==> flow/design.v <==
module PE (
	in_a,
	in_b,
	out_c
);
input	[15:0] in_a;  
input	[15:0] in_b;  
output	[9:0] out_c;
wire    [7:0] psum_l0[3:0];  
wire    [8:0] psum_l1[1:0];
assign psum_l0[0] = in_a[ 3: 0] * in_b[ 3: 0];   
assign psum_l0[1] = in_a[ 7: 4] * in_b[ 7: 4];
assign psum_l0[2] = in_a[11: 8] * in_b[11: 8];
assign psum_l0[3] = in_a[15:12] * in_b[15:12];
assign psum_l1[0] = psum_l0[0] + psum_l0[1];     
assign psum_l1[1] = psum_l0[2] + psum_l0[3];
assign out_c = psum_l1[0] + psum_l1[1];          
endmodule
module Bitblade (
	mode,
	in_a,
	in_b,
    out_c
);
input	mode;
input   [63:0] in_a;
input   [63:0] in_b;
output  [17:0] out_c;
wire    [15:0] pe_in_a[3:0];
wire    [15:0] pe_in_b[3:0];
wire    [ 9:0] pe_out_c[3:0];
wire	[31:0] aw, ax, ay, az;
wire	[31:0] bw, bx, by, bz;
assign aw = {in_a[60+4-1:60], in_a[52+4-1:52], in_a[44+4-1:44], in_a[36+4-1:36]};
assign ax = {in_a[56+4-1:56], in_a[48+4-1:48], in_a[40+4-1:40], in_a[32+4-1:32]};
assign ay = {in_a[28+4-1:28], in_a[20+4-1:20], in_a[12+4-1:12], in_a[ 4+4-1: 4]};
assign az = {in_a[24+4-1:24], in_a[16+4-1:16], in_a[ 8+4-1: 8], in_a[ 0+4-1: 0]};
assign bw = {in_b[60+4-1:60], in_b[52+4-1:52], in_b[44+4-1:44], in_b[36+4-1:36]};
assign bx = {in_b[56+4-1:56], in_b[48+4-1:48], in_b[40+4-1:40], in_b[32+4-1:32]};
assign by = {in_b[28+4-1:28], in_b[20+4-1:20], in_b[12+4-1:12], in_b[ 4+4-1: 4]};
assign bz = {in_b[24+4-1:24], in_b[16+4-1:16], in_b[ 8+4-1: 8], in_b[ 0+4-1: 0]};
assign pe_in_a[0] = (mode) ? aw : ay;
assign pe_in_a[1] = (mode) ? ax : az;
assign pe_in_a[2] = ay;
assign pe_in_a[3] = az;
assign pe_in_b[0] = (mode) ? bw : by;
assign pe_in_b[1] = (mode) ? bx : by;
assign pe_in_b[2] = (mode) ? by : bz;
assign pe_in_b[3] = bz;
PE pe0( .in_a(pe_in_a[0]), .in_b(pe_in_b[0]), .out_c(pe_out_c[0]));
PE pe1( .in_a(pe_in_a[1]), .in_b(pe_in_b[1]), .out_c(pe_out_c[1]));
PE pe2( .in_a(pe_in_a[2]), .in_b(pe_in_b[2]), .out_c(pe_out_c[2]));
PE pe3( .in_a(pe_in_a[3]), .in_b(pe_in_b[3]), .out_c(pe_out_c[3]));
assign out_c = (pe_out_c[0] << (mode ? 0 : 8)) + (pe_out_c[1] << (mode ? 0 : 4)) + (pe_out_c[2] << (mode ? 0 : 4)) + (pe_out_c[3] << (mode ? 0 : 0));
endmodule
module Cfu (
  input               cmd_valid,
  output              cmd_ready,
  input      [9:0]    cmd_payload_function_id,
  input      [31:0]   cmd_payload_inputs_0,
  input      [31:0]   cmd_payload_inputs_1,
  output reg          rsp_valid,
  input               rsp_ready,
  output reg [31:0]   rsp_payload_outputs_0,
  input               reset,
  input               clk
);
wire  [2:0] opcode;
wire  is_setting_mode, is_resetting_acc, is_accumlating, is_loading_upper;
reg         mode;  
reg   [31:0] upper_bitblade_in_a;
reg   [31:0] upper_bitblade_in_b;
wire  [63:0] bitblade_in_a;
wire  [63:0] bitblade_in_b;
wire  [31:0] bitblade_out_c;
assign opcode = cmd_payload_function_id[2:0];
assign is_setting_mode =  (cmd_valid) && (opcode == 0);
assign is_resetting_acc = (cmd_valid) && (opcode == 1);
assign is_loading_upper = (cmd_valid) && (opcode == 2);
assign is_accumlating =   (cmd_valid) && (opcode == 3);
always @(posedge clk) begin
  if (reset)
    mode <= 0;  
  else if (is_setting_mode)
    mode <= cmd_payload_function_id[3];
end
assign cmd_ready = ~rsp_valid;
always @(posedge clk) begin
  if (reset)          rsp_valid <= 1'b0;
  else if (rsp_valid) rsp_valid <= ~rsp_ready;   
  else if (cmd_valid) rsp_valid <= 1'b1;         
end
always @(posedge clk) begin
  if (reset)
    rsp_payload_outputs_0 <= 32'b0;
  else if (is_resetting_acc)
    rsp_payload_outputs_0 <= 32'b0;
  else if (is_accumlating)
    rsp_payload_outputs_0 <= rsp_payload_outputs_0 + bitblade_out_c;
end
always @(posedge clk) begin
  if (reset)                  upper_bitblade_in_a <= 0;
  else if (is_loading_upper)  upper_bitblade_in_a <= cmd_payload_inputs_0;
end
always @(posedge clk) begin
  if (reset)                  upper_bitblade_in_b <= 0;
  else if (is_loading_upper)  upper_bitblade_in_b <= cmd_payload_inputs_1;
end
assign bitblade_in_a = {upper_bitblade_in_a, cmd_payload_inputs_0};
assign bitblade_in_b = {upper_bitblade_in_b, cmd_payload_inputs_1};
Bitblade bitblade(
  .mode(mode),
  .in_a(bitblade_in_a),
  .in_b(bitblade_in_b),
  .out_c(bitblade_out_c)
);
endmodule
Settings: LEC_CHECK=0, CAP_MARGIN=20, CORE_MARGIN=2, CORE_UTILIZATION=71, CTS_CLUSTER_SIZE=45, GPL_ROUTABILITY_DRIVEN=1, MAX_ROUTING_LAYER=met4, MIN_ROUTING_LAYER=met1, PLACE_DENSITY_LB_ADDON=0.25, SETUP_SLACK_MARGIN=-0.16, SLEW_MARGIN=40; clock period 12.7 ns.
run.sh (not shown) runs the stock make flow with config.mk's settings and CLKGATE_MAP_FILE=.
The baseline ended with an error in global routing, error GRT-0232.
Edit:
==> flow/config.mk (replaced) <==
export PLATFORM = sky130hd
export DESIGN_NAME = Cfu
export DESIGN_NICKNAME = Cfu
export VERILOG_FILES = /design/flow/design.v
export SDC_FILE = /design/flow/constraint.sdc
export NUM_CORES = 4
export LEC_CHECK = 0
export CAP_MARGIN = 20
export CORE_MARGIN = 2
export CORE_UTILIZATION = 51
export SLEW_MARGIN = 20
==> flow/constraint.sdc (replaced) <==
create_clock -name core_clock -period 13.5 [get_ports {clk}]
set_input_delay 2.7000 -clock core_clock [delete_from_list [all_inputs] [get_ports {clk}]]
set_output_delay 2.7000 -clock core_clock [all_outputs]
set_load 0.01 [all_outputs]
The changed run finished with timing, DRC and antenna clean. Synthesized area stays the same. Die area went up by well over a third. Synthesized cell count is unchanged.
Edit:
--- a/flow/config.mk
+++ b/flow/config.mk
@@ -8,4 +8,4 @@
 export CAP_MARGIN = 20
 export CORE_MARGIN = 2
-export CORE_UTILIZATION = 51
+export CORE_UTILIZATION = 40
 export SLEW_MARGIN = 20
Global-route usage drops by 7.3 points; worst setup slack loses 71 ps; final cell count grows by about 4.3%; area after synthesis stays the same; first-iteration DRC count drops by about 18%; register-to-register slack improved by 80 ps; core utilization went down by 15 points; clock skew went down by 3.4 ps; die area is higher by 27%; final area stays flat.
